==> design/flow/design.v <==
module    Prgm_Counter(clk, reset, PCsrc, address, PCreg);
input                 PCsrc, clk, reset;
input         [8 : 0] address;
output    reg [7 : 0] PCreg;
wire          [7 : 0] temp;
assign    temp = PCreg + 1;
always@(posedge clk, negedge reset)
begin
    if (reset == 0) begin
        PCreg = 0;
	end
    else begin
        if (PCsrc == 1)
            PCreg = temp + address;
        else
            PCreg = temp;
    end
end
endmodule
module ALU (ALUselect, ALUin1, ALUin2, ALUout);
    input		[3  : 0]	ALUselect;
    input		[15 : 0]	ALUin1, ALUin2;
    output	reg	[15 : 0]	ALUout;
    always@(*) 
    begin 
		if  (ALUselect == 0 || ALUselect == 5 || ALUselect == 7 || ALUselect == 8)
			ALUout = ALUin1 + ALUin2;
		else if (ALUselect == 1) 
			ALUout = ALUin1 << ALUin2;
		else if  (ALUselect == 2) 
			ALUout = ALUin1 >> ALUin2;
		else if (ALUselect == 3)
			ALUout = ALUin1 | ALUin2;
		else  if (ALUselect == 4)
			ALUout = ALUin1 & ALUin2;
		else if (ALUselect == 6)
			ALUout = ALUin2;
		else
			ALUout = 0;
    end
endmodule
module Control_Unit(clk, reset, inst_in, opCode, dst, src1, src2, shamt, iconst, jconst, regWrite, memWrite, PCsrc, memtoReg, ALUsrc);
input					clk, reset;
input		[15 : 0]	inst_in;
output		[3  : 0]	opCode;
output		[5  : 0]	iconst; 
output		[8  : 0]	jconst;
output		[2  : 0]	dst, src1, src2, shamt;
output	reg				regWrite, memWrite, PCsrc, memtoReg;  
output	reg	[1  : 0]	ALUsrc;  
assign	opCode	=	inst_in	[3  :  0];
assign	dst		=	inst_in	[6  :  4];
assign	src1	=	inst_in	[9  :  7];
assign	src2	=	inst_in	[12 : 10];
assign	shamt	=	inst_in	[15 : 13];
assign	iconst	=	inst_in	[15 : 10];
assign	jconst	=	inst_in	[12 :  4];
always@(*) begin
    if (reset == 0) begin
        regWrite	= 0;
        memWrite	= 0;
        PCsrc		= 0;
        memtoReg	= 0;
		ALUsrc		= 0;
    end  
    else begin  
        if (opCode < 4'b 1000)
            regWrite = 1'b 1;
        else
            regWrite = 1'b 0;
        if (opCode == 4'b 1000)
            memWrite = 1'b 1;
        else
            memWrite = 1'b 0;
        if (opCode == 4'b 1001)
            PCsrc = 1'b 1;
        else
            PCsrc = 1'b 0;
        if (opCode == 4'b 0111)
            memtoReg = 1'b 1;
        else
            memtoReg = 1'b 0;   
		if (opCode == 4'b 0101 || opCode == 4'b 0110 || opCode == 4'b 0111 || opCode == 4'b 1000)
			ALUsrc = 2'b 01;
		else if (opCode == 4'b 0001 || opCode == 4'b 0010)
			ALUsrc = 2'b 10;
		else
			ALUsrc = 2'b 00;
    end  
end
endmodule
module DataPath (clk, reset, ALUselect, dst, src1, src2, shamt, iconst, regWrite, memtoReg, memWrite, ALUsrc, reg0, reg1, reg2, reg3, reg4, reg5, reg6, reg7, dataMemValue0, dataMemValue1, dataMemValue2, dataMemValue3, dataMemValue4, dataMemValue5, dataMemValue6, dataMemValue7, ALUout, ALUin1, ALUin2, regDataIn);
output		[15 : 0]	reg0, reg1, reg2, reg3, reg4, reg5, reg6, reg7, dataMemValue0, dataMemValue1, dataMemValue2, dataMemValue3, dataMemValue4, dataMemValue5, dataMemValue6, dataMemValue7, ALUout, ALUin1;
output reg	[15 : 0]	ALUin2;
output reg	[15 : 0]	regDataIn;
input					clk, reset, regWrite, memtoReg, memWrite;
input		[1  : 0]	ALUsrc;
input		[2  : 0]	dst, src1, src2, shamt;
input  		[3  : 0]	ALUselect;
input		[5  : 0]	iconst;
reg			[127 : 0]	regFile;
reg			[511 : 0]	dataMem;
localparam	[511 : 0]	DMEM_RESET = {
	{19{16'd0}},
	16'b 0100, 16'b 0011, 16'b 0010, 16'b 0001, 16'b 0101,	 
	16'b 0101, 16'b 1100, 16'b 1000, 16'b 0011,				 
	16'b 0110, 16'b 0001, 16'b 0010, 16'b 0100				 
};
wire		[15 : 0]	nextData;
wire		[15 : 0]	memReadData;
wire		[15 : 0]	dstData;
wire					memInRange;
assign ALUin1	=	regFile[16*src1 +: 16];
assign dstData	=	regFile[16*dst +: 16];
ALU		DP1	(ALUselect, ALUin1, ALUin2, ALUout);
assign	  reg0 = regFile[  0 +: 16];
assign	  reg1 = regFile[ 16 +: 16];
assign    reg2 = regFile[ 32 +: 16];
assign    reg3 = regFile[ 48 +: 16];
assign    reg4 = regFile[ 64 +: 16];
assign    reg5 = regFile[ 80 +: 16];
assign    reg6 = regFile[ 96 +: 16];
assign    reg7 = regFile[112 +: 16];
assign	  dataMemValue0  = dataMem[  0 +: 16];
assign	  dataMemValue1  = dataMem[ 16 +: 16];
assign    dataMemValue2  = dataMem[ 32 +: 16];
assign    dataMemValue3  = dataMem[ 48 +: 16];
assign    dataMemValue4  = dataMem[ 64 +: 16];
assign    dataMemValue5  = dataMem[ 80 +: 16];
assign    dataMemValue6  = dataMem[ 96 +: 16];
assign    dataMemValue7  = dataMem[112 +: 16];
assign memInRange	=	(ALUout[15 : 5] == 11'd0);
assign memReadData	=	memInRange ? dataMem[16*ALUout[4 : 0] +: 16] : 16'd0;
assign nextData		=	(memtoReg == 1) ? memReadData : ALUout;
always@(posedge clk, negedge reset)
begin
	if (reset == 0) begin
		regFile	<=	128'd0;
		dataMem	<=	DMEM_RESET;
	end  
	else begin
		if (regWrite == 1)
			regFile[16*dst +: 16]			<=	nextData;
		if (memWrite == 1 && memInRange)
			dataMem[16*ALUout[4 : 0] +: 16]	<=	dstData;
	end  
end  
always@(posedge clk)
begin
	if (reset == 1)
		regDataIn	<=	nextData;
end
always@(*)
begin
	if (ALUsrc == 0)
		ALUin2	=	regFile[16*src2 +: 16];
	else if (ALUsrc == 1)
		ALUin2 = {10'd0, iconst};
	else if (ALUsrc == 2)
		ALUin2 = {13'd0, shamt};
	else
		ALUin2 = 16'd0;
end
endmodule
module	CPU(clk, reset, instr, pc, reg0, reg1, reg2, reg3, reg4, reg5, reg6, reg7, dataMemValue0, dataMemValue1, dataMemValue2, dataMemValue3, dataMemValue4, dataMemValue5, dataMemValue6, dataMemValue7, ALUout, ALUin1, ALUin2, regDataIn);
output	[15 : 0]	reg0, reg1, reg2, reg3, reg4, reg5, reg6, reg7, dataMemValue0, dataMemValue1, dataMemValue2, dataMemValue3, dataMemValue4, dataMemValue5, dataMemValue6, dataMemValue7, ALUout, ALUin1, ALUin2, regDataIn;
input				clk, reset;
input	[15 : 0]	instr;
output	[7  : 0]	pc;
wire	[7  : 0]	prgm_cntr;
wire 				PCsrc, regWrite, memWrite, memtoReg;
wire	[1  : 0]	ALUsrc;
wire 	[3  : 0]	opCode;
wire	[2	: 0]	dst, src1, src2, shamt;
wire	[5  : 0]	iconst;
wire	[8  : 0]	jconst;
assign pc		=	prgm_cntr;
Prgm_Counter	C1	(clk, reset, PCsrc, jconst, prgm_cntr);
Control_Unit	C2	(clk, reset, instr, opCode, dst, src1, src2, shamt, iconst, jconst, regWrite, memWrite, PCsrc, memtoReg, ALUsrc);
DataPath		C3	(clk, reset, opCode, dst, src1, src2, shamt, iconst, regWrite, memtoReg, memWrite, ALUsrc, reg0, reg1, reg2, reg3, reg4, reg5, reg6, reg7, dataMemValue0, dataMemValue1, dataMemValue2, dataMemValue3, dataMemValue4, dataMemValue5, dataMemValue6, dataMemValue7, ALUout, ALUin1, ALUin2, regDataIn);
endmodule
==> design/flow/run.sh <==
#!/bin/bash
# the make line also repeats each setting of config.mk as NAME=value (left out here)
make -C /OpenROAD-flow-scripts/flow DESIGN_CONFIG=/design/flow/config.mk WORK_HOME=/design/flow/orfs CLKGATE_MAP_FILE= finish
==> design/flow/config.mk <==
export PLATFORM = sky130hd
export DESIGN_NAME = CPU
export DESIGN_NICKNAME = CPU
export VERILOG_FILES = /design/flow/design.v
export SDC_FILE = /design/flow/constraint.sdc
export NUM_CORES = 4
export LEC_CHECK = 0
export CAP_MARGIN = 20
export CORE_MARGIN = 2
export CORE_UTILIZATION = 39
export SETUP_SLACK_MARGIN = 0.2
export SLEW_MARGIN = 20
==> design/flow/constraint.sdc <==
create_clock -name core_clock -period 8.4 [get_ports {clk}]
set_input_delay 1.6800 -clock core_clock [delete_from_list [all_inputs] [get_ports {clk}]]
set_output_delay 1.6800 -clock core_clock [all_outputs]
set_load 0.01 [all_outputs]
==> CHANGELOG.md, run 1 <==
### Changed

* Synth cell count leaders: dfrtp_1, nand2_1, mux2_2, mux2_1, buf_4
* Seq share, synth at ~43%
* Worst-case clock buffer depth at 3
* DIE WIDTH at approximately 320 um
* P&R area growth vs syn at 19.2%
* Final Max Tran Viols at 0
* Crit-path slowest cell: o31ai_1
* PD cells at just over 200 nW/um^2
* Psw at approximately 0.0033 W
* Number of cells in Yosys stat at around 3700
* PnR Total Power at around 0.0095 W
* Cells after synthesis at 3662
* Largest net degree at the start of global routing at about 140
* Buf/Inv on CP at 4
* Grt total ovfl at 0
* FFs w/ async S/R, synth at approximately 100%
* Clock power frac at about a third
* Status: no timing/DRC/antenna violations
* Fin util at between 40% and 50%
* Gpl congestion at 1.01
* Pint at just over 0.006 W
* P_seq at 0.00358 W
* Clock root cell: clkbuf_16
* Crit path largest cell delay at 790 ps
* Vias at ~32000
* Wirelength per Cell at between 20 and 30 um
* CP startpoint kind: input port
* Fp util at 39.3%
* Synth cell types at about 110
* Simple-Gate Area Share at between 10% and 20%
* Final Hold Vio Count at 0
* Post-layout period usage at just under 100%
* DRT iter0 DRCs at ~3600
* N_diodes at 0
* Port Buf Inserts at around 350
* Sw Share at around a third
* Vias in the first global route at roughly 31000
* Final Skew at 38.3 ps
* Total Routing Usage GR at between 20% and 30%
* Fa+ha+maj area frac at about 1.6%
* Hold path depth at 1
* Crit-path cells: clkdlybuf4s50_1, or4b_4, o31ai_4, buf_4, a211oi_1, buf_4, nor4_4, nand3_2, nor3_1, a211oi_1, o31ai_1, clkdlybuf4s50_1
* Top pwr grp: sequential cells
* Vias/cell at 6.02
* Hold Path End: C3.dataMem[407]
* Top cell type's share of synthesized area at around two fifths
* EDFF count, synth at 16
* Worst Reg-to-Reg Cells at 22
* Clk Latency, worst-skew pair at 660 ps
* CORE AREA at approximately 98000 um^2
* Main logic family after synthesis: multiplexers
* First-pass GRT wire length at roughly 220000 um
* Cts hold-fix bufs at 0
* Syn nets at around 3700
* Critical path class: input port to output pin
* Min Clock Period, post-route at about 8200 ps
* Post-Syn Area at around 39000 um^2
* Power share of the sequential group at 37.6%
* Leak Pwr at between 20 and 25 nW
* Synthesis area per yosys at a little under 40000 um^2
* Critical path data arrival time at between 6000 and 7000 ps
* Main flop type: dfrtp_1
* Critical path startpoint: instr[0]
* Routed WL at about 150000 um
* Initial antenna violation count at 1
* Synth flops at about 660
* Die H at ~320 um
* Hold Crit Class: flop to flop
* Max cap viols at 0
* CP Capture Type: output pin
* Post-DP HPWL at between 100000 and 150000 um
* CTS tree: yes
* Least-Margin Pin Slew at 1190 ps
* Avg Cell Area, Syn at about 11 um^2
* CP delay by family, top: buffers and inverters
* RSZ-0062 raised after global routing: true
* Die area at about 100000 um^2
* CTS H-tree depth at 3
* Most frequent cell after synthesis: dfrtp_1
* WP depth at 12
* Logic pwr share at roughly 28%
* Crit path DRT at approximately 6700 ps
* Io pins at roughly 350
* Hold_ws at roughly 480 ps
* Detail Route Antenna Nets at 0
* Final setup margin at roughly 240 ps
* Hold wc startpoint: C3.dataMem[407]
* Tool Warnings at approximately 46
* Top cells by area: dfrtp_1, mux2_2, mux2_1
* Complex Gates by Area at a little under an eighth
* Power in the clock group at approximately 0.0033 W
* Final setup violation count at 0
* Max Freq at between 0.1 and 0.15 GHz
* Clk slew on worst S/H paths at approximately 60 ps
* XOR-XNOR Cells, Area Fraction at less than 1%
* Comb group at between 0.002 and 0.003 W
* FF-to-FF Start: C3.regFile[32]
* Worst slack, placed at -28.4 ps
* DRC Markers at 0
* Iteration count of the initial detailed-routing pass at 6
* Fill cells at just over 9000
* Slew margin rel. at approximately a fifth
* Synth area leader: dfrtp_1
* Reg-to-reg slack, setup at 1670 ps
* Synth mux share at roughly 23%
* CP endpoint: ALUout[11]
* Worst R2R End: C3.dataMem[19]
* Worst VDD drop at 0.152 mV
* Rows at around 120
* Synth warn at 4
* CTS sink count at about 660
* CTS Buf Count at between 70 and 80
* Max FO, Critical Path at 12
* Nets at approximately 4000
per-stage QoR:
step           setup TNS, ps  area, um^2  instances
4_1_cts                    0       45900       5262
5_1_grt                    0       45900       5264
3_5_place_dp           -97.2       43400       5127
2_1_floorplan              0       38500       3662
3_3_place_gp               0       43400       5127
6_report                   0       45900       5264
layer usage:
metal / routed length (um) / vias to the layer above / track usage [%]
li1: - / 13655 / -
met1: 65200 / 16213 / 40.4
met2: 69200 / 1514 / 46.3
met3: 11900 / 298 / 5.53
met4: 7690 / 2 / 13.3
met5: 13 / - / 0
area by class of cell:
cell class / count / area, um^2 / area share [%]
Multi-Input combinational cell: 2528 / 19200 / 41.9
Sequential cell: 664 / 16700 / 36.4
Timing Repair Buffer: 586 / 5660 / 12.3
Clock buffer: 112 / 2260 / 4.92
Tap cell: 1287 / 1610 / 3.51
Inverter: 64 / 246 / 0.537
Clock inverter: 23 / 204 / 0.444
repair_timing:
item	4_1_cts	5_1_grt
pin swaps	0	1
setup endpoints to repair	2	5
buffers inserted	0	2
gates resized	3	9
gates cloned	0	0
==> inputs of run 2 (changes only) <==
CORE_UTILIZATION = 68   (was 39)
CTS_CLUSTER_SIZE = 13   (was default)
SETUP_SLACK_MARGIN = default   (was 0.2)
clock period = 5.69 ns   (was 8.4 ns; I/O delays follow)
==> run 2 against run 1 <==
Against the previous run:
- the run now fails in global routing
- synthesized area stayed put
- die area shrank 42%
- synthesized cell count did not move
==> CHANGELOG.md, run 2 <==
### Physical design

* Number of cells in Yosys stat at 3662 (unchanged)
* DIE WIDTH at 242 um (-24%)
* Avg Cell Area, Syn at 10.5 um^2 (unchanged)
* Synth area leader: dfrtp_1
* Rows at 87 (-24%)
* Synth cell types at 108 (unchanged)
* Main logic family after synthesis: multiplexers
* Most frequent cell after synthesis: dfrtp_1
* Synthesis area per yosys at 38500 um^2 (unchanged)
* Worst-case clock buffer depth at 3 (unchanged)
* Main flop type: dfrtp_1
* CTS Buf Count at 70 (-5.4%)
* Top cell type's share of synthesized area at 40.8% (unchanged)
* Clock root cell: clkbuf_16
* First Err: [ERROR GRT-0116] Global routing finished with congestion. Check the congestion regions in the DRC Viewer.
* Die H at 242 um (-24%)
* Top cells by area: dfrtp_1, mux2_2, mux2_1
* XOR-XNOR Cells, Area Fraction at 0.659% (unchanged)
* Post-Syn Area at 38500 um^2 (unchanged)
* Synth cell count leaders: dfrtp_1, nand2_1, mux2_2, mux2_1, buf_4
* CORE AREA at 56200 um^2 (-43%)
* Die area at 58600 um^2 (-42%)
* Worst slack, placed at -1470 ps (-1440 ps)
* Status: stopped before the end
* Simple-Gate Area Share at 13.0% (unchanged)
* Synth warn at 4 (unchanged)
* Fa+ha+maj area frac at 1.60% (unchanged)
* Gpl congestion at 1.16 (+15%)
* Syn nets at 3728 (unchanged)
* Complex Gates by Area at 11.6% (unchanged)
* Fp util at 68.6% (+29 points)
* Seq share, synth at 43.4% (unchanged)
* FFs w/ async S/R, synth at 97.6% (unchanged)
* Post-DP HPWL at 124000 um (+12%)
* Synth mux share at 22.8% (unchanged)
* Io pins at 346 (unchanged)
* Total Routing Usage GR at ~90%
* Synth flops at 664 (unchanged)
* EDFF count, synth at 16 (unchanged)
* Grt total ovfl at roughly 1200
* CTS H-tree depth at 3 (unchanged)
* CTS sink count at 664 (unchanged)
* Failed at: global routing
* Cells after synthesis at 3662 (unchanged)
* Port Buf Inserts at 345 (unchanged)
* Inst Count DP at 4969 (-3.1%)
run 2: through the flow:
step / cell area, um^2 / setup TNS [ps]
detailed placement: 46600 / -809210
CTS: 51100 / -12230
floorplan: 39300 / -391980
global placement: 46500 / -694670
run 2: layer usage:
metal | GRT usage [%] | GRT overflow
met5 | 65.5 | 22
met4 | 95.9 | 448
met3 | 85.1 | 84
met2 | 101 | 567
met1 | 91.4 | 49
run 2: repair_timing:
item	4_1_cts
gates resized	389
buffers inserted	76
pin swaps	50
hold buffers	0
setup endpoints to repair	672
cloned	16
==> inputs of run 3 (changes only) <==
CORE_UTILIZATION = 72   (was 68)
PLACE_DENSITY_LB_ADDON = 0.21   (was default)
clock period = 7.75 ns   (was 5.69 ns; I/O delays follow)
==> run 3 against run 2 <==
Against the previous run:
- now fails the layout checks on setup timing
- die area down 5.5%
- synthesized cell count unchanged
- synthesized area unchanged
==> CHANGELOG.md, run 3 <==
### Changed

* PD cells at between 200 and 250 nW/um^2
* Io pins at 346 (unchanged)
* Comb group at between 0.002 and 0.003 W
* FF/Latch Area at 16700 um^2
* DRT iter0 DRCs at ~6600
* Final Max Tran Viols at 0
* Power in the clock group at between 0.003 and 0.004 W
* Critical path startpoint: instr[7]
* Cts hold-fix bufs at 0 (unchanged)
* Top cell type's share of synthesized area at 40.8% (unchanged)
* Initial antenna violation count at 4
* CP endpoint: ALUout[12]
* Routed WL at about 150000 um
* Rows at 84 (-3.4%)
* Most frequent cell after synthesis: dfrtp_1
* Reg-to-reg slack, setup at 1420 ps
* CORE AREA at 52800 um^2 (-6.1%)
* Hold Path End: C3.dataMem[395]
* Max FO, Critical Path at 21
* Wirelength per Cell at 31.9 um
* Final Hold Vio Count at 0
* Detail Route Antenna Nets at 0
* Vias in the first global route at 35016
* Synth cell count leaders: dfrtp_1, nand2_1, mux2_2, mux2_1, buf_4
* Clk Latency, worst-skew pair at 640 ps
* Logic pwr share at 27.8%
* Synth flops at 664 (unchanged)
* Die H at 235 um (-2.8%)
* Tool Warnings at just under 50
* FFs w/ async S/R, synth at 97.6% (unchanged)
* Crit-path slowest cell: clkdlybuf4s50_1
* Min Clock Period, post-route at 7840 ps
* Wire length on met1 at around 45000 um
* Sw Share at between 30% and 40%
* Pint at roughly 0.0066 W
* CTS tree: yes
* Met3 wire length at 23200 um
* CP delay by family, top: buffers and inverters
* DIE WIDTH at 235 um (-2.8%)
* Port Buf Inserts at 345 (unchanged)
* Synth cell types at 108 (unchanged)
* Fp util at 73.0% (+4.4 points)
* CP startpoint kind: input port
* FF-to-FF Start: C3.regFile[96]
* Final setup violation count at 3
* Worst Reg-to-Reg Cells at 24
* Complex Gates by Area at 11.6% (unchanged)
* Post-DP HPWL at 93900 um (-24%)
* Top cells by area: dfrtp_1, mux2_2, mux2_1
* Hold Crit Class: flop to flop
* Crit path DRT at ~6200 ps
* Post-Syn Area at 38500 um^2 (unchanged)
* Synth mux share at 22.8% (unchanged)
* DR top layer: met5
* Main flop type: dfrtp_1
* Buf/Inv on CP at 5
* Slew margin rel. at between 20% and 30%
* Clk slew on worst S/H paths at roughly 60 ps
* Vias/cell at 7.64
* Clock power frac at between 30% and 40%
* Critical path data arrival time at 6290 ps
* Syn nets at 3728 (unchanged)
* Power share of the sequential group at roughly two fifths
* Synth area leader: dfrtp_1
* Final Skew at around 33 ps
* DRC Markers at 0
* Iteration count of the initial detailed-routing pass at 15
* Nets at 3920
* Max cap viols at 0
* Least-Margin Pin Slew at about 1200 ps
* Vias at roughly 35000
* Total Routing Usage GR at between 50 and 60%
* Comb gate area at ~19000 um^2
* PnR Total Power at 0.0102 W
* CTS H-tree depth at 3 (unchanged)
* CTS sink count at 664 (unchanged)
* Avg Cell Area, Syn at 10.5 um^2 (unchanged)
* Top pwr grp: sequential cells
* First-pass GRT wire length at approximately 220000 um
* Main logic family after synthesis: multiplexers
* Worst VDD drop at around 0.22 mV
* Crit path largest cell delay at 650 ps
* Critical path class: input port to output pin
* Simple-Gate Area Share at 13.0% (unchanged)
* XOR-XNOR Cells, Area Fraction at 0.659% (unchanged)
* Synth warn at 4 (unchanged)
* Gpl congestion at 1.23 (+6.0%)
* Clock root cell: clkbuf_16
* Fill cells at between 2000 and 3000
* Seq share, synth at 43.4% (unchanged)
* Psw at 0.00355 W
* CP Capture Type: output pin
* Largest net degree at the start of global routing at ~190
* Final setup margin at -94.2 ps
* Violated Checks: setup timing
* CTS Buf Count at 69 (-1.4%)
* Finished Layout Cells at around 4600
* Leak Pwr at between 20 and 25 nW
* Max Freq at around 0.13 GHz
* Wire length on met2 at between 60000 and 70000 um
* P&R area growth vs syn at 15.5%
* Hold path depth at 1
* Number of cells in Yosys stat at 3662 (unchanged)
* EDFF count, synth at 16 (unchanged)
* Cells after synthesis at 3662 (unchanged)
* Status: failed layout checks
* Inst Count DP at 4461 (-10%)
* Grt total ovfl at 0
* Worst R2R End: C3.dataMem[200]
* Die area at 55400 um^2 (-5.5%)
* WP depth at 15
* Crit-path cells: clkdlybuf4s50_1, buf_4, nor2b_1, a22o_1, nor2_1, inv_1, ha_1, a21o_1, and2_1, o31ai_2, xnor2_1, nor2_1, o211ai_1, buf_4, clkdlybuf4s50_1
* Hold wc startpoint: C3.dataMem[395]
* Post-layout period usage at 101%
* Synthesis area per yosys at 38500 um^2 (unchanged)
* Fa+ha+maj area frac at 1.60% (unchanged)
* P_seq at ~0.0039 W
* Worst-case clock buffer depth at 3 (unchanged)
-- run 3: final cells by class --
class,count,area share [%]
multi-input cells,2528,43.5
flip-flops and latches,664,37.6
repair buffers,527,11.3
clock buffers,108,4.75
well taps,688,1.93
inverters,64,0.554
clock inverters,17,0.436
diodes,2,0.0112
-- run 3: what timing repair did --
item | 4_1_cts | 5_1_grt
setup endpoints to repair | 4 | 93
pin swaps | 5 | 5
buffers inserted | 5 | 4
gates resized | 7 | 33
-- run 3: layer usage --
metal | vias up | global-route usage [%]
met3 | 1325 | 24.4
met1 | 16694 | 58.8
li1 | 13512 | -
met2 | 3598 | 76.2
met4 | 4 | 43.4
met5 | - | 0.952
-- run 3: metrics by stage --
stage	setup WS [ps]	hold WS [ps]	setup TNS (ps)	util [%]	instance area (um^2)
after floorplan	342	457	0	-	38500
after global placement	-61.4	466	-61.4	79.5	41900
after detailed placement	-151	475	-31810	79.5	41900
after CTS	36.3	489	0	84.0	44300
after global routing	-78.8	498	-95.9	84.4	44500
final	-94.2	489	-198	84.4	44500
==> inputs of run 4 (changes only) <==
ABC_AREA = 1   (was default)
CORE_UTILIZATION = 71   (was 72)
CTS_CLUSTER_SIZE = default   (was 13)
PLACE_DENSITY_LB_ADDON = default   (was 0.21)
SETUP_SLACK_MARGIN = 0.2   (was default)
clock period = 5.13 ns   (was 7.75 ns; I/O delays follow)
==> run 4 against run 3 <==
Against the previous run:
- the run now fails in global routing
- synthesized cell count rose by 61%
- synthesized area rose by 6.9%
- die area rose by 8.3%
==> CHANGELOG.md, run 4 <==
### Physical design

* Status: stopped before the end
* Failed at: global routing
* First Err: [ERROR GRT-0232] Routing congestion too high. Check the congestion heatmap in the GUI.
* Grt total ovfl at 11
* CTS Buf Count at 70 (+1.4%)
* Synth mux share at 0% (-23 points)
* Synth cell count leaders: nand2_1, nand3_1, inv_1, dfrtp_1, o21ai_0
* Simple-Gate Area Share at 29.3% (+16 points)
* Clock root cell: clkbuf_16
* Synth flops at 664 (unchanged)
* Post-DP HPWL at 111000 um (+18%)
* Inst Count DP at 6981 (+56%)
* Synthesis area per yosys at 41200 um^2 (+6.9%)
* Main logic family after synthesis: simple AND/OR/NAND/NOR gates
* Worst slack, placed at -1250 ps (-1100 ps)
* Complex Gates by Area at 13.1% (+1.5 points)
* Gpl congestion at 1.08 (-12%)
* XOR-XNOR Cells, Area Fraction at 0.319% (-0.34 points)
* Io pins at 346 (unchanged)
* Cells after synthesis at 5912 (+61%)
* EDFF count, synth at 16 (unchanged)
* Number of cells in Yosys stat at 5912 (+61%)
* Top cells by area: dfrtp_1, nand2_1, nand3_1
* Worst-case clock buffer depth at 3 (unchanged)
* CTS sink count at 664 (unchanged)
* Fp util at 71.7% (-1.4 points)
* Die area at 60000 um^2 (+8.3%)
* Synth warn at 4 (unchanged)
* Rows at 88 (+4.8%)
* Cts hold-fix bufs at 0 (unchanged)
* DIE WIDTH at 245 um (+4.0%)
* Die H at 245 um (+4.0%)
* Port Buf Inserts at 345 (unchanged)
* FFs w/ async S/R, synth at 97.6% (unchanged)
* Total Routing Usage GR at 79.7%
* Seq share, synth at 40.6% (-2.8 points)
* Fa+ha+maj area frac at 1.49% (-0.10 points)
* CORE AREA at 57500 um^2 (+8.9%)
* Main flop type: dfrtp_1
* Top cell type's share of synthesized area at 38.2% (-2.6 points)
* Synth area leader: dfrtp_1
* Avg Cell Area, Syn at 6.97 um^2 (-34%)
* CTS H-tree depth at 3 (unchanged)
* Post-Syn Area at 41200 um^2 (+6.9%)
* Syn nets at 5978 (+60%)
* Most frequent cell after synthesis: nand2_1
* Synth cell types at 58 (-46%)
==> run 4: routing by layer <==
| metal | GRT usage [%] | GRT overflow |
|---|---|---|
| met2 | 94.2 | 2 |
| met3 | 68.5 | 2 |
| met4 | 72.5 | 5 |
| met5 | 44.8 | 0 |
| met1 | 80.5 | 2 |
==> run 4: metrics by stage <==
stage	area [um^2]	TNS (ps)
after CTS	51600	0
after detailed placement	47600	-661000
after global placement	47600	-528980
after floorplan	41700	-192800
==> run 4: timing repair <==
action	4_1_cts
setup endpoints to repair	672
pin swaps	79
setup buffers	58
gates cloned	8
gates resized	337
==> inputs of run 5 (changes only) <==
CORE_UTILIZATION = 67   (was 71)
CTS_CLUSTER_SIZE = 50   (was default)
HOLD_SLACK_MARGIN = 0.3   (was default)
SETUP_SLACK_MARGIN = -0.28   (was 0.2)
clock period = 5.22 ns   (was 5.13 ns; I/O delays follow)
==> run 5 against run 4 <==
Against the previous run:
- now fails the layout checks on setup timing
- synthesized cell count unchanged
- synthesized area is the same
- die area grew 5.9%
==> CHANGELOG.md, run 5 <==
### Changed

* Violated Checks: setup timing
* Top cells by area: dfrtp_1, nand2_1, nand3_1
* CP delay by family, top: simple AND/OR/NAND/NOR gates
* Min Clock Period, post-route at 5430 ps
* Detail Route Antenna Nets at 0
* DRC Markers at 0
* Fp util at 68.0% (-3.7 points)
* P_seq at a little under 0.006 W
* Nets at 6451
* CP endpoint: C3.regFile[16]
* Worst VDD drop at around 0.38 mV
* Rows at 90 (+2.3%)
* Fill cells at ~3600
* Clk slew on worst S/H paths at around 60 ps
* Status: failed layout checks
* Largest net degree at the start of global routing at 156
* Max Freq at between 0.15 and 0.2 GHz
* Most frequent cell after synthesis: nand2_1
* Main logic family after synthesis: simple AND/OR/NAND/NOR gates
* Grt met3 use at 20.0%
* Main flop type: dfrtp_1
* CP Capture Type: flop
* XOR-XNOR Cells, Area Fraction at 0.319% (unchanged)
* Port Buf Inserts at 345 (unchanged)
* Power in the clock group at 0.00541 W
* Worst Reg-to-Reg Cells at 34
* Cells after synthesis at 5912 (unchanged)
* Psw at between 0.006 and 0.007 W
* Worst path most repeated cell: nand3_1
* EDFF count, synth at 16 (unchanged)
* Die H at 252 um (+2.9%)
* Sw Share at approximately two fifths
* Cts hold-fix bufs at 0 (unchanged)
* Logic pwr share at between 30% and 40%
* Synth area leader: dfrtp_1
* Gpl congestion at 1.08 (+0.12%)
* Wirelength per Cell at around 24 um
* Final Skew at between 40 and 50 ps
* Vias at 46390
* FF/Latch Area at about 17000 um^2
* Post-Syn Area at 41200 um^2 (unchanged)
* Fin util at between 80 and 90%
* Slew margin rel. at under 10%
* Crit-path slowest cell: nand3_1
* Worst-case clock buffer depth at 3 (unchanged)
* Final Max Tran Viols at 0
* GR peak layer: met2
* Leak Pwr at 25.4 nW
* PnR Total Power at roughly 0.018 W
* Clock root cell: clkbuf_16
* Hold Path End: C3.dataMem[177]
* Synth flops at 664 (unchanged)
* Least-Margin Pin Slew at around 1300 ps
* CP startpoint kind: input port
* FF-to-FF Start: C3.regFile[119]
* Post-layout period usage at 104%
* Avg Cell Area, Syn at 6.97 um^2 (unchanged)
* Setup TNS at -14220 ps
* Comb group at between 0.006 and 0.007 W
* Top cell type's share of synthesized area at 38.2% (unchanged)
* Iteration count of the initial detailed-routing pass at 10
* Worst R2R End: C3.regFile[16]
* Top pwr grp: combinational logic
* Simple-Gate Area Share at 29.3% (unchanged)
* WP depth at 36
* Initial antenna violation count at 9
* Max FO, Critical Path at 16
* Clk Latency, worst-skew pair at around 660 ps
* CTS tree: yes
* RSZ-0062 raised after global routing: true
* Vias/cell at between 6 and 7
* Tool Warnings at 54
* Buf/Inv on CP at 11
* Hold path depth at 2
* Total Routing Usage GR at between 50 and 60%
* Crit path largest cell delay at 310 ps
* Vias in the first global route at about 44000
* Final Hold Vio Count at 0
* Synth warn at 4 (unchanged)
* Grt total ovfl at 0
* DRT iter0 DRCs at 7807
* Seq share, synth at 40.6% (unchanged)
* Routing usage on met2 at 79.4%
* Hold Crit Class: flop to flop
* Synth cell count leaders: nand2_1, nand3_1, inv_1, dfrtp_1, o21ai_0
* Die area at 63500 um^2 (+5.9%)
* Number of cells in Yosys stat at 5912 (unchanged)
* Pint at between 0.01 and 0.015 W
* Fa+ha+maj area frac at 1.49% (unchanged)
* Io pins at 346 (unchanged)
* Synth cell types at 58 (unchanged)
* Hold wc startpoint: C3.dataMem[177]
* Routed WL at about 170000 um
* Max cap viols at 0
* Synthesis area per yosys at 41200 um^2 (unchanged)
* FFs w/ async S/R, synth at 97.6% (unchanged)
* Synth mux share at 0% (unchanged)
* Clock power frac at ~30%
* CORE AREA at 60600 um^2 (+5.4%)
* CTS H-tree depth at 3 (unchanged)
* PD cells at 349 nW/um^2
* Final setup violation count at roughly 250
* P&R area growth vs syn at 25.1%
* Comb gate area at 18900 um^2
* M1 GR Usage at 62.2%
* Crit path DRT at ~5800 ps
* CTS Buf Count at 71 (+1.4%)
* First-pass GRT wire length at approximately 260000 um
* Final setup margin at -209 ps
* CTS sink count at 664 (unchanged)
* Post-DP HPWL at 114000 um (+3.4%)
* Complex Gates by Area at 13.1% (unchanged)
* Critical path data arrival time at 6010 ps
* Critical path class: input port to flop
* Reg-to-reg slack, setup at 170 ps
* Power share of the sequential group at about 33%
* Critical path startpoint: instr[11]
* Syn nets at 5978 (unchanged)
* DIE WIDTH at 252 um (+2.9%)
-- run 5: per-stage QoR --
stage | hold WS (ps) | setup WS (ps) | instance area [um^2] | std cells
2_1_floorplan | 444 | -466 | 41400 | 5912
3_3_place_gp | 460 | -1200 | 48200 | 7057
3_5_place_dp | 465 | -1310 | 48200 | 7057
4_1_cts | 475 | -292 | 51000 | 7206
5_1_grt | 485 | -473 | 51500 | 7223
6_report | 478 | -209 | 51500 | 7227
-- run 5: layout make-up --
class,instances,share of cell area (%)
antenna,4,0.0194
clock buffer,108,4.21
clock inverter,21,0.575
inverter,919,6.76
multi-input combinational,3815,36.7
sequential,664,32.4
tap,782,1.90
timing repair buffer,914,17.4
-- run 5: per-layer routing --
metal | routed length, um | part of all wire [%] | up-vias
li1 | - | - | 19612
met4 | 17100 | 9.9 | 10
met5 | 69 | 0.040 | -
met2 | 73300 | 42 | 4357
met3 | 26900 | 16 | 1271
met1 | 55200 | 32 | 21140
-- run 5: what timing repair did --
action,in CTS,in global routing
cloned,1,3
buffers inserted,23,17
pin swaps,18,28
endpoints found under the setup margin,635,644
resized,80,129
==> inputs of run 6 (changes only) <==
CAP_MARGIN = 10   (was 20)
CELL_PAD_IN_SITES_DETAIL_PLACEMENT = 1   (was default)
CELL_PAD_IN_SITES_GLOBAL_PLACEMENT = 1   (was default)
CORE_ASPECT_RATIO = 1.57   (was default)
CORE_UTILIZATION = 63   (was 67)
CTS_CLUSTER_DIAMETER = 27   (was default)
CTS_CLUSTER_SIZE = 93   (was 50)
GPL_ROUTABILITY_DRIVEN = 0   (was default)
HOLD_SLACK_MARGIN = 0.27   (was 0.3)
MAX_ROUTING_LAYER = met5   (was default)
MIN_ROUTING_LAYER = met2   (was default)
PLACE_DENSITY_LB_ADDON = 0.29   (was default)
SETUP_SLACK_MARGIN = 1.37   (was -0.28)
SLEW_MARGIN = 30   (was 20)
TNS_END_PERCENT = 80   (was default)
clock period = 8.85 ns   (was 5.22 ns; I/O delays follow)
==> run 6 against run 5 <==
Against the previous run:
- the run now fails in global placement without I/O
- die area increased by 6.3%
- synthesized cell count unchanged
- synthesized area unchanged
==> CHANGELOG.md, run 6 <==
### Physical design

* Cells after synthesis at 5912 (unchanged)
* Fa+ha+maj area frac at 1.49% (unchanged)
* Die area at 67500 um^2 (+6.3%)
* First Err: [ERROR FLW-0024] Place density exceeds 1.0 (current PLACE_DENSITY_LB_ADDON =  0.29). Please check if the value of  PLACE_DENSITY_LB_ADDON is between 0 and 0.99.
* Simple-Gate Area Share at 29.3% (unchanged)
* XOR-XNOR Cells, Area Fraction at 0.319% (unchanged)
* Fp util at 63.5% (-4.5 points)
* DIE WIDTH at 208 um (-17%)
* Status: stopped before the end
* Rows at 117 (+30%)
* Synth area leader: dfrtp_1
* Main logic family after synthesis: simple AND/OR/NAND/NOR gates
* Syn nets at 5978 (unchanged)
* Synth cell count leaders: nand2_1, nand3_1, inv_1, dfrtp_1, o21ai_0
* Synth mux share at 0% (unchanged)
* Avg Cell Area, Syn at 6.97 um^2 (unchanged)
* Top cell type's share of synthesized area at 38.2% (unchanged)
* FFs w/ async S/R, synth at 97.6% (unchanged)
* Die H at 324 um (+29%)
* Synthesis area per yosys at 41200 um^2 (unchanged)
* Top cells by area: dfrtp_1, nand2_1, nand3_1
* Failed at: global placement without I/O
* CORE AREA at 64900 um^2 (+7.0%)
* Main flop type: dfrtp_1
* Post-Syn Area at 41200 um^2 (unchanged)
* Seq share, synth at 40.6% (unchanged)
* Synth cell types at 58 (unchanged)
* Number of cells in Yosys stat at 5912 (unchanged)
* Synth warn at 4 (unchanged)
* Synth flops at 664 (unchanged)
* Complex Gates by Area at 13.1% (unchanged)
* Most frequent cell after synthesis: nand2_1
* EDFF count, synth at 16 (unchanged)
==> inputs of run 7 (changes only) <==
CAP_MARGIN = 35   (was 10)
CELL_PAD_IN_SITES_DETAIL_PLACEMENT = default   (was 1)
CELL_PAD_IN_SITES_GLOBAL_PLACEMENT = 2   (was 1)
CORE_ASPECT_RATIO = 1.42   (was 1.57)
CORE_UTILIZATION = 70   (was 63)
CTS_CLUSTER_DIAMETER = 327   (was 27)
CTS_CLUSTER_SIZE = default   (was 93)
GPL_TIMING_DRIVEN = 0   (was default)
HOLD_SLACK_MARGIN = -0.03   (was 0.27)
MAX_ROUTING_LAYER = met4   (was met5)
PLACE_DENSITY = 0.53   (was default)
PLACE_DENSITY_LB_ADDON = default   (was 0.29)
SETUP_SLACK_MARGIN = 0.93   (was 1.37)
SLEW_MARGIN = 40   (was 30)
TNS_END_PERCENT = 90   (was 80)
clock period = 10.2 ns   (was 8.85 ns; I/O delays follow)
==> run 7 against run 6 <==
Against the previous run:
- the flow again stops in global placement without I/O
- die area fell by 9.9%
- synthesized area did not move
- synthesized cell count did not move
==> CHANGELOG.md, run 7 <==
### Physical design

* Synthesis area per yosys at 41200 um^2 (unchanged)
* Simple-Gate Area Share at 29.3% (unchanged)
* Synth warn at 4 (unchanged)
* Avg Cell Area, Syn at 6.97 um^2 (unchanged)
* Fp util at 70.4% (+6.9 points)
* Syn nets at 5978 (unchanged)
* Die area at 60800 um^2 (-9.9%)
* EDFF count, synth at 16 (unchanged)
* Synth flops at 664 (unchanged)
* Fa+ha+maj area frac at 1.49% (unchanged)
* Top cells by area: dfrtp_1, nand2_1, nand3_1
* Failed at: global placement without I/O
* Most frequent cell after synthesis: nand2_1
* Die H at 293 um (-9.7%)
* DIE WIDTH at 208 um (-0.24%)
* Synth cell types at 58 (unchanged)
* Number of cells in Yosys stat at 5912 (unchanged)
* Synth mux share at 0% (unchanged)
* Seq share, synth at 40.6% (unchanged)
* Top cell type's share of synthesized area at 38.2% (unchanged)
* Status: stopped before the end
* Main flop type: dfrtp_1
* Post-Syn Area at 41200 um^2 (unchanged)
* Main logic family after synthesis: simple AND/OR/NAND/NOR gates
* Complex Gates by Area at 13.1% (unchanged)
* FFs w/ async S/R, synth at 97.6% (unchanged)
* First Err: [ERROR GPL-0301] Utilization 140.918 % exceeds 100%.
* Synth area leader: dfrtp_1
* XOR-XNOR Cells, Area Fraction at 0.319% (unchanged)
* Rows at 106 (-9.4%)
* CORE AREA at 58500 um^2 (-9.8%)
* Cells after synthesis at 5912 (unchanged)
* Synth cell count leaders: nand2_1, nand3_1, inv_1, dfrtp_1, o21ai_0
==> inputs of run 8 (changes only) <==
ABC_AREA = default   (was 1)
CAP_MARGIN = 20   (was 35)
CELL_PAD_IN_SITES_GLOBAL_PLACEMENT = default   (was 2)
CORE_ASPECT_RATIO = default   (was 1.42)
CORE_UTILIZATION = 57   (was 70)
CTS_CLUSTER_DIAMETER = 303   (was 327)
CTS_CLUSTER_SIZE = 42   (was default)
GPL_ROUTABILITY_DRIVEN = default   (was 0)
GPL_TIMING_DRIVEN = default   (was 0)
HOLD_SLACK_MARGIN = -0.07   (was -0.03)
MAX_ROUTING_LAYER = default   (was met4)
MIN_ROUTING_LAYER = default   (was met2)
PLACE_DENSITY = 0.95   (was 0.53)
SETUP_SLACK_MARGIN = default   (was 0.93)
SLEW_MARGIN = 20   (was 40)
TNS_END_PERCENT = 15   (was 90)
clock period = 7.0 ns   (was 10.2 ns; I/O delays follow)
==> run 8 against run 7 <==
Against the previous run:
- the flow stops in global routing
- synthesized cell count shrank 38%
- synthesized area is 6.5% lower
- die area grew 15%
==> CHANGELOG.md, run 8 <==
### Physical design

* Main flop type: dfrtp_1
* Synth flops at 664 (unchanged)
* Port Buf Inserts at around 350
* Total Routing Usage GR at between 60% and 70%
* Failed at: global routing
* Status: stopped before the end
* XOR-XNOR Cells, Area Fraction at 0.659% (+0.34 points)
* First Err: [ERROR GRT-0232] Routing congestion too high. Check the congestion heatmap in the GUI.
* Rows at 95 (-10%)
* EDFF count, synth at 16 (unchanged)
* Most frequent cell after synthesis: dfrtp_1
* Complex Gates by Area at 11.6% (-1.5 points)
* CTS Buf Count at 19
* Io pins at about 350
* Main logic family after synthesis: multiplexers
* Gpl congestion at around 1.3
* Top cells by area: dfrtp_1, mux2_2, mux2_1
* FFs w/ async S/R, synth at 97.6% (unchanged)
* Top cell type's share of synthesized area at 40.8% (+2.6 points)
* Post-Syn Area at 38500 um^2 (-6.5%)
* Synth area leader: dfrtp_1
* Die area at 69700 um^2 (+15%)
* Fa+ha+maj area frac at 1.60% (+0.10 points)
* Simple-Gate Area Share at 13.0% (-16 points)
* Worst-case clock buffer depth at 3
* CORE AREA at 67000 um^2 (+15%)
* Cells after synthesis at 3662 (-38%)
* Grt total ovfl at about 120
* Seq share, synth at 43.4% (+2.8 points)
* Synth cell count leaders: dfrtp_1, nand2_1, mux2_2, mux2_1, buf_4
* Die H at 264 um (-9.9%)
* Number of cells in Yosys stat at 3662 (-38%)
* CTS sink count at 664
* CTS H-tree depth at 1
* Synth mux share at 22.8% (+23 points)
* Avg Cell Area, Syn at 10.5 um^2 (+51%)
* Clock root cell: clkbuf_16
* Fp util at 57.5% (-13 points)
* Synth warn at 4 (unchanged)
* Post-DP HPWL at roughly 110000 um
* Syn nets at 3728 (-38%)
* Synth cell types at 108 (+86%)
* DIE WIDTH at 264 um (+27%)
* Worst slack, placed at -540 ps
* Synthesis area per yosys at 38500 um^2 (-6.5%)
run 8: what timing repair did:
action,in CTS
hold buffers,0
endpoints found under the setup margin,14
pin swaps,8
setup buffers,3
gates resized,38
run 8: layer usage:
layer,GRT usage [%],overflow
met5,46.7,1
met4,56.4,49
met3,58.8,6
met2,74.7,60
met1,60.0,8
run 8: per-stage QoR:
stage / hold slack [ps] / total power (W) / cells / instance area (um^2) / util, %
CTS: 509 / 0.00912 / 4860 / 44800 / 66.8
detailed placement: 476 / 0.00743 / 4823 / 44100 / 65.8
global placement: 466 / 0.00722 / 4822 / 44100 / 65.8
floorplan: 457 / 0.00588 / 3662 / 38600 / -
==> inputs of run 9 (changes only) <==
ABC_AREA = 1   (was default)
CAP_MARGIN = 25   (was 20)
CELL_PAD_IN_SITES_DETAIL_PLACEMENT = 1   (was default)
CORE_ASPECT_RATIO = 0.82   (was default)
CORE_UTILIZATION = 60   (was 57)
CTS_CLUSTER_DIAMETER = default   (was 303)
GPL_ROUTABILITY_DRIVEN = 0   (was default)
GPL_TIMING_DRIVEN = 0   (was default)
HOLD_SLACK_MARGIN = default   (was -0.07)
MAX_ROUTING_LAYER = met4   (was default)
MIN_ROUTING_LAYER = met2   (was default)
PLACE_DENSITY = 0.76   (was 0.95)
TNS_END_PERCENT = 90   (was 15)
clock period = 9.2 ns   (was 7.0 ns; I/O delays follow)
==> run 9 against run 8 <==
Against the previous run:
- synthesized area grew 6.9%
- synthesized cell count grew 61%
- die area grew 1.5%
- the run fails in detailed placement
==> CHANGELOG.md, run 9 <==
### Physical design

* Rows at 86 (-9.5%)
* Io pins at 346 (unchanged)
* Synth flops at 664 (unchanged)
* Avg Cell Area, Syn at 6.97 um^2 (-34%)
* FFs w/ async S/R, synth at 97.6% (unchanged)
* Synth cell count leaders: nand2_1, nand3_1, inv_1, dfrtp_1, o21ai_0
* Fa+ha+maj area frac at 1.49% (-0.10 points)
* DIE WIDTH at 293 um (+11%)
* Synth warn at 4 (unchanged)
* Seq share, synth at 40.6% (-2.8 points)
* EDFF count, synth at 16 (unchanged)
* Synth area leader: dfrtp_1
* Failed at: detailed placement
* Synth cell types at 58 (-46%)
* Post-Syn Area at 41200 um^2 (+6.9%)
* Port Buf Inserts at 344 (-0.29%)
* Number of cells in Yosys stat at 5912 (+61%)
* First Err: [ERROR DPL-0033] detailed placement checks failed during check placement.
* Status: stopped before the end
* Cells after synthesis at 5912 (+61%)
* Top cell type's share of synthesized area at 38.2% (-2.6 points)
* Complex Gates by Area at 13.1% (+1.5 points)
* Synthesis area per yosys at 41200 um^2 (+6.9%)
* Most frequent cell after synthesis: nand2_1
* Fp util at 61.0% (+3.5 points)
* Main logic family after synthesis: simple AND/OR/NAND/NOR gates
* Syn nets at 5978 (+60%)
* Synth mux share at 0% (-23 points)
* Die area at 70800 um^2 (+1.5%)
* Simple-Gate Area Share at 29.3% (+16 points)
* Die H at 241 um (-8.6%)
* XOR-XNOR Cells, Area Fraction at 0.319% (-0.34 points)
* Top cells by area: dfrtp_1, nand2_1, nand3_1
* CORE AREA at 67600 um^2 (+0.80%)
* Main flop type: dfrtp_1
run 9: metrics by stage:
step	hold WS (ps)	total power, W	instance area (um^2)
after floorplan	444	0.00496	41200
after global placement	461	0.00649	45700
==> inputs of run 10 (changes only) <==
ABC_AREA = default   (was 1)
CAP_MARGIN = 35   (was 25)
CELL_PAD_IN_SITES_DETAIL_PLACEMENT = default   (was 1)
CORE_ASPECT_RATIO = 1.15   (was 0.82)
CORE_UTILIZATION = 54   (was 60)
CTS_CLUSTER_DIAMETER = 327   (was default)
CTS_CLUSTER_SIZE = default   (was 42)
GPL_ROUTABILITY_DRIVEN = 1   (was 0)
GPL_TIMING_DRIVEN = default   (was 0)
HOLD_SLACK_MARGIN = -0.03   (was default)
MIN_ROUTING_LAYER = default   (was met2)
PLACE_DENSITY = default   (was 0.76)
PLACE_DENSITY_LB_ADDON = 0.02   (was default)
SETUP_SLACK_MARGIN = -0.25   (was default)
SLEW_MARGIN = 40   (was 20)
TNS_END_PERCENT = 5   (was 90)
clock period = 3.78 ns   (was 9.2 ns; I/O delays follow)
==> run 10 against run 9 <==
Against the previous run:
- the layout now fails its checks (setup timing)
- synthesized cell count decreased by 38%
- die area increased by 3.9%
- synthesized area decreased by 6.5%
==> CHANGELOG.md, run 10 <==
### Changed

* Detail Route Antenna Nets at 0
* DRT iter0 DRCs at between 4000 and 5000
* Power share of the sequential group at roughly a third
* Critical path startpoint: instr[10]
* Synth mux share at 22.8% (+23 points)
* Min Clock Period, post-route at around 5600 ps
* DRC Markers at 0
* CTS Buf Count at a little over 70
* Cells after synthesis at 3662 (-38%)
* Worst-case clock buffer depth at 3
* Slew margin rel. at between 40% and 50%
* Top cell type's share of synthesized area at 40.8% (+2.6 points)
* Max FO, Critical Path at 12
* Iteration count of the initial detailed-routing pass at 6
* Synthesis area per yosys at 38500 um^2 (-6.5%)
* Status: failed layout checks
* Synth flops at 664 (unchanged)
* Fin util at 74.2%
* Worst VDD drop at 0.431 mV
* Most frequent cell after synthesis: dfrtp_1
* Comb group at approximately 0.008 W
* Vias in the first global route at 36232
* Crit-path slowest cell: mux4_2
* Die area at 73500 um^2 (+3.9%)
* Power in the clock group at between 0.007 and 0.008 W
* Wirelength per Cell at 30.7 um
* Largest net degree at the start of global routing at roughly 96
* Post-Syn Area at 38500 um^2 (-6.5%)
* Tool Warnings at 46
* Port Buf Inserts at 345 (+0.29%)
* CORE AREA at 70900 um^2 (+5.0%)
* Final Skew at around 65 ps
* Number of cells in Yosys stat at 3662 (-38%)
* Avg Cell Area, Syn at 10.5 um^2 (+51%)
* CTS tree: yes
* Reg-to-reg slack, setup at -1760 ps
* Complex Gates by Area at 11.6% (-1.5 points)
* CP Capture Type: flop
* Hold Crit Class: input port to async pin
* Clk slew on worst S/H paths at roughly 70 ps
* Fp util at 54.3% (-6.6 points)
* Fa+ha+maj area frac at 1.60% (+0.10 points)
* CTS H-tree depth at 3
* Finished Layout Cells at roughly 5500
* Post-layout period usage at 147%
* Crit path largest cell delay at roughly 620 ps
* CP endpoint: C3.dataMem[363]
* Main flop type: dfrtp_1
* Violated Checks: setup timing
* P_seq at between 0.007 and 0.008 W
* Max Freq at around 0.18 GHz
* Clock power frac at a little under a third
* Die H at 290 um (+20%)
* Sw Share at a little over a third
* Main logic family after synthesis: multiplexers
* RSZ-0062 raised after global routing: true
* Top cells by area: dfrtp_1, mux2_2, mux2_1
* Final setup violation count at just under 700
* Post-DP HPWL at 123000 um
* Worst path most repeated cell: buf_4
* Crit path DRT at between 4000 and 5000 ps
* FF-to-FF Start: C3.regFile[114]
* Top pwr grp: combinational logic
* Worst Reg-to-Reg Cells at 21
* Final Max Tran Viols at 0
* Synth cell count leaders: dfrtp_1, nand2_1, mux2_2, mux2_1, buf_4
* Seq share, synth at 43.4% (+2.8 points)
* First-pass GRT wire length at about 240000 um
* Logic pwr share at 34.6%
* Gpl congestion at 1.13
* CP startpoint kind: input port
* Routed WL at 170000 um
* Nets at 4626
* Total Routing Usage GR at about 46%
* PnR Total Power at ~0.023 W
* Worst R2R End: C3.dataMem[363]
* EDFF count, synth at 16 (unchanged)
* Inst Count DP at 5339
* Grt total ovfl at 0
* PD cells at roughly 430 nW/um^2
* Final setup margin at -1780 ps
* Vias/cell at ~6.6
* Clk Latency, worst-skew pair at 650 ps
* Max cap viols at 0
* Psw at about 0.0080 W
* CTS sink count at about 660
* Critical path data arrival time at around 6100 ps
* Clock root cell: clkbuf_16
* Cts hold-fix bufs at 0
* Initial antenna violation count at 2
* Leak Pwr at about 25 nW
* XOR-XNOR Cells, Area Fraction at 0.659% (+0.34 points)
* Pint at between 0.01 and 0.015 W
* Synth warn at 4 (unchanged)
* Synth area leader: dfrtp_1
* CP delay by family, top: AND-OR/OR-AND gates
* WP depth at 22
* Final Hold Vio Count at 0
* DIE WIDTH at 253 um (-14%)
* Least-Margin Pin Slew at between 800 and 900 ps
* Crit-path cells: buf_8, mux4_2, a22o_1, a221oi_4, inv_2, ha_4, a21o_1, a311oi_2, buf_4, nor2_4, o41ai_4, xnor2_1, o32a_1, nor3_4, nand4_1, nor3_4, buf_4, and3b_4, buf_4, nand4_2, buf_6, mux2_1
* Fill cells at around 4700
* Critical path class: input port to flop
* Vias at ~36000
* P&R area growth vs syn at 36.6%
* FFs w/ async S/R, synth at 97.6% (unchanged)
* Io pins at 346 (unchanged)
* Rows at 105 (+22%)
* Synth cell types at 108 (+86%)
* Simple-Gate Area Share at 13.0% (-16 points)
* Syn nets at 3728 (-38%)
* Buf/Inv on CP at 6
* Worst slack, placed at -3170 ps
[run 10: metal layers]
| metal | track usage [%] | share of wire, % | up-vias |
|---|---|---|---|
| met5 | - | 0 | - |
| met4 | 28.7 | 7.9 | 0 |
| met3 | 9.20 | 9.3 | 685 |
| met2 | 69.9 | 45 | 2358 |
| met1 | 57.0 | 37 | 18355 |
| li1 | - | - | 14945 |
[run 10: layout make-up]
cell class	instances	area [um^2]	share of cell area [%]
Timing Repair Buffer	1229	11300	21.5
Multi-Input combinational cell	2530	20800	39.5
Clock inverter	31	397	0.753
Sequential cell	664	16700	31.8
Clock buffer	100	2020	3.83
Inverter	64	256	0.487
Tap cell	909	1140	2.16
Antenna cell	3	7.51	0.0143
[run 10: repair_timing]
| action | in CTS | in global routing |
|---|---|---|
| endpoints found under the setup margin | 685 | 674 |
| cloned | 3 | 4 |
| pin swaps | 43 | 45 |
| gates resized | 234 | 282 |
| buffers inserted | 30 | 33 |
[run 10: metrics by stage]
stage	setup TNS [ps]	hold slack [ps]	area, um^2
final	-1064330	326	52700
after global routing	-1166500	315	52700
after CTS	-1041430	288	51400
after detailed placement	-1955520	474	47900
after global placement	-2055890	467	47900
after floorplan	-1414890	457	38800
==> inputs of run 11 (changes only) <==
ABC_AREA = 1   (was default)
CAP_MARGIN = 20   (was 35)
CORE_ASPECT_RATIO = default   (was 1.15)
CORE_UTILIZATION = 72   (was 54)
CTS_CLUSTER_DIAMETER = default   (was 327)
CTS_CLUSTER_SIZE = 72   (was default)
GPL_ROUTABILITY_DRIVEN = default   (was 1)
HOLD_SLACK_MARGIN = 0.29   (was -0.03)
MAX_ROUTING_LAYER = default   (was met4)
PLACE_DENSITY_LB_ADDON = 0.21   (was 0.02)
SETUP_SLACK_MARGIN = -0.48   (was -0.25)
SLEW_MARGIN = 20   (was 40)
clock period = 6.21 ns   (was 3.78 ns; I/O delays follow)
==> run 11 against run 10 <==
Against the previous run:
- the flow now stops in global routing
- die area down 20%
- synthesized area up 6.9%
- synthesized cell count up 61%
==> CHANGELOG.md, run 11 <==
### Physical design

* Cells after synthesis at 5912 (+61%)
* Most frequent cell after synthesis: nand2_1
* CTS Buf Count at 71 (unchanged)
* DIE WIDTH at 243 um (-3.9%)
* Synth cell count leaders: nand2_1, nand3_1, inv_1, dfrtp_1, o21ai_0
* Die H at 243 um (-16%)
* Top cell type's share of synthesized area at 38.2% (-2.6 points)
* Fa+ha+maj area frac at 1.49% (-0.10 points)
* Status: stopped before the end
* Main flop type: dfrtp_1
* Clock root cell: clkbuf_16
* Worst-case clock buffer depth at 3 (unchanged)
* Main logic family after synthesis: simple AND/OR/NAND/NOR gates
* CTS H-tree depth at 3 (unchanged)
* Synth cell types at 58 (-46%)
* Failed at: global routing
* Synthesis area per yosys at 41200 um^2 (+6.9%)
* Seq share, synth at 40.6% (-2.8 points)
* Post CTS Setup Buffer Count at 0 (-100%)
* Syn nets at 5978 (+60%)
* FFs w/ async S/R, synth at 97.6% (unchanged)
* Gpl congestion at 1.03 (-8.5%)
* CTS sink count at 664 (unchanged)
* Worst slack, placed at -603 ps (+2570 ps)
* Fp util at 72.9% (+19 points)
* Die area at 59100 um^2 (-20%)
* Simple-Gate Area Share at 29.3% (+16 points)
* Cell Area, Placed at 47100 um^2 (-1.7%)
* Synth flops at 664 (unchanged)
* Port Buf Inserts at 345 (unchanged)
* XOR-XNOR Cells, Area Fraction at 0.319% (-0.34 points)
* Post-DP HPWL at 112000 um (-9.1%)
* Top cells by area: dfrtp_1, nand2_1, nand3_1
* Complex Gates by Area at 13.1% (+1.5 points)
* Cts hold-fix bufs at 0 (unchanged)
* EDFF count, synth at 16 (unchanged)
* Synth warn at 4 (unchanged)
* Synth mux share at 0% (-23 points)
* Avg Cell Area, Syn at 6.97 um^2 (-34%)
* Post-Syn Area at 41200 um^2 (+6.9%)
* Rows at 87 (-17%)
* Number of cells in Yosys stat at 5912 (+61%)
* Io pins at 346 (unchanged)
* CORE AREA at 56500 um^2 (-20%)
* Synth area leader: dfrtp_1
[run 11: what timing repair did]
item,in CTS
setup endpoints to repair,3
hold endpoints to repair,0
resized,6
[run 11: through the flow]
| stage | power (W) | cells |
|---|---|---|
| floorplan | 0.00735 | 5912 |
| global placement | 0.00978 | 6942 |
| CTS | 0.0144 | 7071 |
| detailed placement | 0.00990 | 6942 |
==> inputs of run 12 (changes only) <==
CAP_MARGIN = 35   (was 20)
CORE_ASPECT_RATIO = 0.82   (was default)
CORE_UTILIZATION = 44   (was 72)
CTS_CLUSTER_SIZE = default   (was 72)
HOLD_SLACK_MARGIN = 0.17   (was 0.29)
MAX_ROUTING_LAYER = met4   (was default)
MIN_ROUTING_LAYER = met2   (was default)
PLACE_DENSITY = 0.76   (was default)
PLACE_DENSITY_LB_ADDON = default   (was 0.21)
SETUP_SLACK_MARGIN = 0.2   (was -0.48)
TNS_END_PERCENT = 60   (was 5)
clock period = 7.0 ns   (was 6.21 ns; I/O delays follow)
==> run 12 against run 11 <==
Against the previous run:
- the flow again stops in global routing
- die area increased by 62%
- synthesized cell count stayed put
- synthesized area is the same
==> CHANGELOG.md, run 12 <==
### Physical design

* DIE WIDTH at 342 um (+41%)
* Io pins at 346 (unchanged)
* Synth cell count leaders: nand2_1, nand3_1, inv_1, dfrtp_1, o21ai_0
* Main flop type: dfrtp_1
* EDFF count, synth at 16 (unchanged)
* Grt total ovfl at 2
* Failed at: global routing
* Die area at 96100 um^2 (+62%)
* Top cells by area: dfrtp_1, nand2_1, nand3_1
* Complex Gates by Area at 13.1% (unchanged)
* Main logic family after synthesis: simple AND/OR/NAND/NOR gates
* CTS sink count at 664 (unchanged)
* Post-Syn Area at 41200 um^2 (unchanged)
* CTS Buf Count at 76 (+7.0%)
* Number of cells in Yosys stat at 5912 (unchanged)
* Cell Area, Placed at 47900 um^2 (+1.8%)
* Die H at 281 um (+16%)
* First Err: [ERROR GRT-0116] Global routing finished with congestion. Check the congestion regions in the DRC Viewer.
* Avg Cell Area, Syn at 6.97 um^2 (unchanged)
* Fp util at 44.5% (-28 points)
* Rows at 101 (+16%)
* Port Buf Inserts at 345 (unchanged)
* Cts hold-fix bufs at 0 (unchanged)
* Simple-Gate Area Share at 29.3% (unchanged)
* Seq share, synth at 40.6% (unchanged)
* Top cell type's share of synthesized area at 38.2% (unchanged)
* Total Routing Usage GR at between 70 and 80%
* Synth mux share at 0% (unchanged)
* XOR-XNOR Cells, Area Fraction at 0.319% (unchanged)
* Synth area leader: dfrtp_1
* Synth cell types at 58 (unchanged)
* Gpl congestion at 1.11 (+7.2%)
* Worst-case clock buffer depth at 3 (unchanged)
* Status: stopped before the end
* Synth warn at 4 (unchanged)
* CORE AREA at 92600 um^2 (+64%)
* Synthesis area per yosys at 41200 um^2 (unchanged)
* FFs w/ async S/R, synth at 97.6% (unchanged)
* Syn nets at 5978 (unchanged)
* Clock root cell: clkbuf_16
* Fa+ha+maj area frac at 1.49% (unchanged)
* Worst slack, placed at -403 ps (+199 ps)
* CTS H-tree depth at 3 (unchanged)
* Cells after synthesis at 5912 (unchanged)
* Synth flops at 664 (unchanged)
* Post-DP HPWL at 137000 um (+23%)
* Most frequent cell after synthesis: nand2_1
[run 12: per-layer routing]
layer / global-route usage (%) / GRT overflow
met2: 74.5 / 0
met3: 82.9 / 2
met5: - / -
met1: - / -
met4: 43.5 / 0
[run 12: stage by stage]
step | utilization, % | std cells | setup TNS, ps | hold slack [ps]
after detailed placement | 51.7 | 7440 | -115210 | 463
after global placement | 51.5 | 7431 | -119640 | 458
after CTS | 54.6 | 7580 | 0 | 472
after floorplan | - | 5912 | 0 | 444
[run 12: timing repair]
action	in CTS
buffers inserted	3
pin swaps	5
setup endpoints to repair	16
gates resized	40
==> inputs of run 13 (changes only) <==
ABC_AREA = default   (was 1)
CAP_MARGIN = 20   (was 35)
CORE_ASPECT_RATIO = default   (was 0.82)
CORE_UTILIZATION = 64   (was 44)
CTS_CLUSTER_SIZE = 42   (was default)
HOLD_SLACK_MARGIN = 0.28   (was 0.17)
MAX_ROUTING_LAYER = default   (was met4)
MIN_ROUTING_LAYER = default   (was met2)
PLACE_DENSITY = default   (was 0.76)
TNS_END_PERCENT = default   (was 60)
clock period = 5.68 ns   (was 7.0 ns; I/O delays follow)
==> run 13 against run 12 <==
Against the previous run:
- the run again fails in global routing
- synthesized area decreased by 6.5%
- synthesized cell count decreased by 38%
- die area decreased by 35%
==> CHANGELOG.md, run 13 <==
### Physical design

* Most frequent cell after synthesis: dfrtp_1
* Total Routing Usage GR at between 80% and 90%
* Synth cell count leaders: dfrtp_1, nand2_1, mux2_2, mux2_1, buf_4
* Cell Area, Placed at 46700 um^2 (-2.6%)
* CTS H-tree depth at 3 (unchanged)
* Main logic family after synthesis: multiplexers
* Simple-Gate Area Share at 13.0% (-16 points)
* Complex Gates by Area at 11.6% (-1.5 points)
* First Err: [ERROR GRT-0116] Global routing finished with congestion. Check the congestion regions in the DRC Viewer.
* Cells after synthesis at 3662 (-38%)
* Seq share, synth at 43.4% (+2.8 points)
* Synth warn at 4 (unchanged)
* Worst-case clock buffer depth at 3 (unchanged)
* Avg Cell Area, Syn at 10.5 um^2 (+51%)
* Top cells by area: dfrtp_1, mux2_2, mux2_1
* Fp util at 65.1% (+21 points)
* EDFF count, synth at 16 (unchanged)
* FFs w/ async S/R, synth at 97.6% (unchanged)
* Number of cells in Yosys stat at 3662 (-38%)
* Gpl congestion at 1.08 (-2.1%)
* Synth flops at 664 (unchanged)
* Synth cell types at 108 (+86%)
* Main flop type: dfrtp_1
* Die area at 62200 um^2 (-35%)
* Fa+ha+maj area frac at 1.60% (+0.10 points)
* Die H at 249 um (-11%)
* Syn nets at 3728 (-38%)
* XOR-XNOR Cells, Area Fraction at 0.659% (+0.34 points)
* CORE AREA at 59200 um^2 (-36%)
* Port Buf Inserts at 345 (unchanged)
* CTS sink count at 664 (unchanged)
* Failed at: global routing
* Synth area leader: dfrtp_1
* Inst Count DP at 5032 (-32%)
* Io pins at 346 (unchanged)
* Post-Syn Area at 38500 um^2 (-6.5%)
* Synth mux share at 22.8% (+23 points)
* Clock root cell: clkbuf_16
* Synthesis area per yosys at 38500 um^2 (-6.5%)
* Status: stopped before the end
* Grt total ovfl at between 150 and 200
* Rows at 89 (-12%)
* Top cell type's share of synthesized area at 40.8% (+2.6 points)
* Post-DP HPWL at 122000 um (-11%)
* CTS Buf Count at 69 (-9.2%)
* DIE WIDTH at 249 um (-27%)
run 13: layer usage:
metal / global-route usage, % / overflow
met1: 84.2 / 5
met2: 94.3 / 68
met3: 70.7 / 7
met4: 80.6 / 71
met5: 39.1 / 3
run 13: repair_timing:
action / in CTS
endpoints found under the setup margin: 672
gates resized: 500
cloned: 29
hold buffers: 1
setup buffers: 61
pin swaps: 75
endpoints found under the hold margin: 1
run 13: metrics by stage:
step | total power [W] | worst slack (ps)
after floorplan | 0.00727 | -784
after global placement | 0.00959 | -1670
after detailed placement | 0.00974 | -1740
after CTS | 0.0152 | -284
Power and IR drop assume default switching activity.
